Design neuron_intra_Nbits, start of the top module:
module neuron_intra_Nbits #(
    parameter N = 16,
    parameter N_INPUTS = 16,
    parameter LOG_N_INPUTS = 4  
) (
    input  wire                         clk,
    input  wire                         rst,
    input  wire                         en,
    input  wire signed [N*N_INPUTS-1:0] W,     
    input  wire signed [N*N_INPUTS-1:0] X_N,   
    output reg signed [         N-1:0] Out
);
==> flow/config.mk <==
export PLATFORM = sky130hd
export DESIGN_NAME = neuron_intra_Nbits
export DESIGN_NICKNAME = neuron_intra_Nbits
export VERILOG_FILES = /design/flow/design.v
export SDC_FILE = /design/flow/constraint.sdc
export NUM_CORES = 4
export LEC_CHECK = 0
export CAP_MARGIN = 20
export CELL_PAD_IN_SITES_DETAIL_PLACEMENT = 0
export CELL_PAD_IN_SITES_GLOBAL_PLACEMENT = 2
export CORE_ASPECT_RATIO = 1.51
export CORE_MARGIN = 2
export CORE_UTILIZATION = 40
export CTS_CLUSTER_DIAMETER = 209
export MIN_ROUTING_LAYER = met2
export PLACE_DENSITY_LB_ADDON = 0.13
export SETUP_SLACK_MARGIN = -0.51
export SLEW_MARGIN = 40
export TNS_END_PERCENT = 40
==> flow/constraint.sdc <==
create_clock -name core_clock -period 13.5 [get_ports {clk}]
set_input_delay 2.7000 -clock core_clock [delete_from_list [all_inputs] [get_ports {clk}]]
set_output_delay 2.7000 -clock core_clock [all_outputs]
set_load 0.01 [all_outputs]
run.sh (not shown) runs the stock make flow with config.mk's settings and CLKGATE_MAP_FILE=.
The starting point reached the layout checks and failed them: negative setup slack.
Rerun with:
==> flow/config.mk (replaced) <==
export PLATFORM = sky130hd
export DESIGN_NAME = neuron_intra_Nbits
export DESIGN_NICKNAME = neuron_intra_Nbits
export VERILOG_FILES = /design/flow/design.v
export SDC_FILE = /design/flow/constraint.sdc
export NUM_CORES = 4
export LEC_CHECK = 0
export CAP_MARGIN = 35
export CORE_ASPECT_RATIO = 1.16
export CORE_MARGIN = 2
export CORE_UTILIZATION = 45
export CTS_CLUSTER_DIAMETER = 95
export CTS_CLUSTER_SIZE = 12
export PLACE_DENSITY = 0.86
export SETUP_SLACK_MARGIN = -0.96
export SLEW_MARGIN = 10
export TNS_END_PERCENT = 15
Result:
- The changed run completed, yet does not pass: negative setup slack
- synthesized cell count stays the same
- cell count goes down by 7.2%
- worst hold slack got worse by 0.0067 ns
- via count went down by 27%
- setup slack improved by 0.047 ns
- wire length shrinks by 25%
Rerun with:
==> flow/config.mk (replaced) <==
export PLATFORM = sky130hd
export DESIGN_NAME = neuron_intra_Nbits
export DESIGN_NICKNAME = neuron_intra_Nbits
export VERILOG_FILES = /design/flow/design.v
export SDC_FILE = /design/flow/constraint.sdc
export NUM_CORES = 4
export LEC_CHECK = 0
export CAP_MARGIN = 20
export CORE_MARGIN = 2
export CORE_UTILIZATION = 39
export CTS_CLUSTER_DIAMETER = 95
export CTS_CLUSTER_SIZE = 71
export PLACE_DENSITY_LB_ADDON = 0.11
export SETUP_SLACK_MARGIN = 3.99
export SLEW_MARGIN = 10
After rerunning: With this change the flow finished with timing, DRC and antenna clean; routed wire length rose by 12%; synthesized area does not change; worst setup slack is better by 1.2 ns; utilization fell by 4.3 points; cell area rose by 5.1%.
Rerun with:
==> flow/config.mk (replaced) <==
export PLATFORM = sky130hd
export DESIGN_NAME = neuron_intra_Nbits
export DESIGN_NICKNAME = neuron_intra_Nbits
export VERILOG_FILES = /design/flow/design.v
export SDC_FILE = /design/flow/constraint.sdc
export NUM_CORES = 4
export LEC_CHECK = 0
export CAP_MARGIN = 20
export CORE_MARGIN = 2
export CORE_UTILIZATION = 22
export CTS_CLUSTER_SIZE = 63
export MAX_ROUTING_LAYER = met4
export SETUP_SLACK_MARGIN = 3.17
export SLEW_MARGIN = 20
- The new run finished with timing, DRC and antenna clean
- cell count is higher by 19%
- utilization is lower by 19 points
- global-route usage is lower by 11 points
- synthesized area stays the same

---

neuron_intra_Nbits again, from the RTL that the note above started with.
make LEC_CHECK=0 CAP_MARGIN=15 CORE_MARGIN=2 CORE_UTILIZATION=72 CTS_CLUSTER_DIAMETER=234 HOLD_SLACK_MARGIN=0.3 MAX_ROUTING_LAYER=met4 SETUP_SLACK_MARGIN=-0.74 SLEW_MARGIN=20 finish   # period 10.6 ns
The starting point finished but fails on setup timing.
Rerun with:
ABC_AREA = 1   (was default)
CELL_PAD_IN_SITES_DETAIL_PLACEMENT = 0   (was default)
CELL_PAD_IN_SITES_GLOBAL_PLACEMENT = 0   (was default)
CORE_UTILIZATION = 65   (was 72)
CTS_CLUSTER_DIAMETER = default   (was 234)
GPL_ROUTABILITY_DRIVEN = 1   (was default)
HOLD_SLACK_MARGIN = default   (was 0.3)
MAX_ROUTING_LAYER = met5   (was met4)
SETUP_SLACK_MARGIN = 1.49   (was -0.74)
The changed run finished but failed the layout checks on setup timing.
Core utilization shrinks by 3.7 points.
Global-route usage shrinks by 9.5 points.
Hold slack gets worse by 0.028 ns.
Final area grows by 9.1%.
Register-to-register slack gets worse by 0.82 ns.
Worst setup slack gets better by 0.62 ns.
Synthesized area grows by 2.9%.
Final cell count grows by 17%.
Rerun with:
ABC_AREA = default   (was 1)
CORE_UTILIZATION = 72   (was 65)
CTS_CLUSTER_SIZE = 37   (was default)
HOLD_SLACK_MARGIN = 0.3   (was default)
SETUP_SLACK_MARGIN = -0.6   (was 1.49)
TNS_END_PERCENT = 40   (was default)
clock period = 8.54 ns   (was 10.6 ns; I/O delays follow)
Result:
- The new run produced a layout that fails on setup timing
- wire length is about the same
- sequential share of layout area hardly moves
- cell area fell by 8.1%
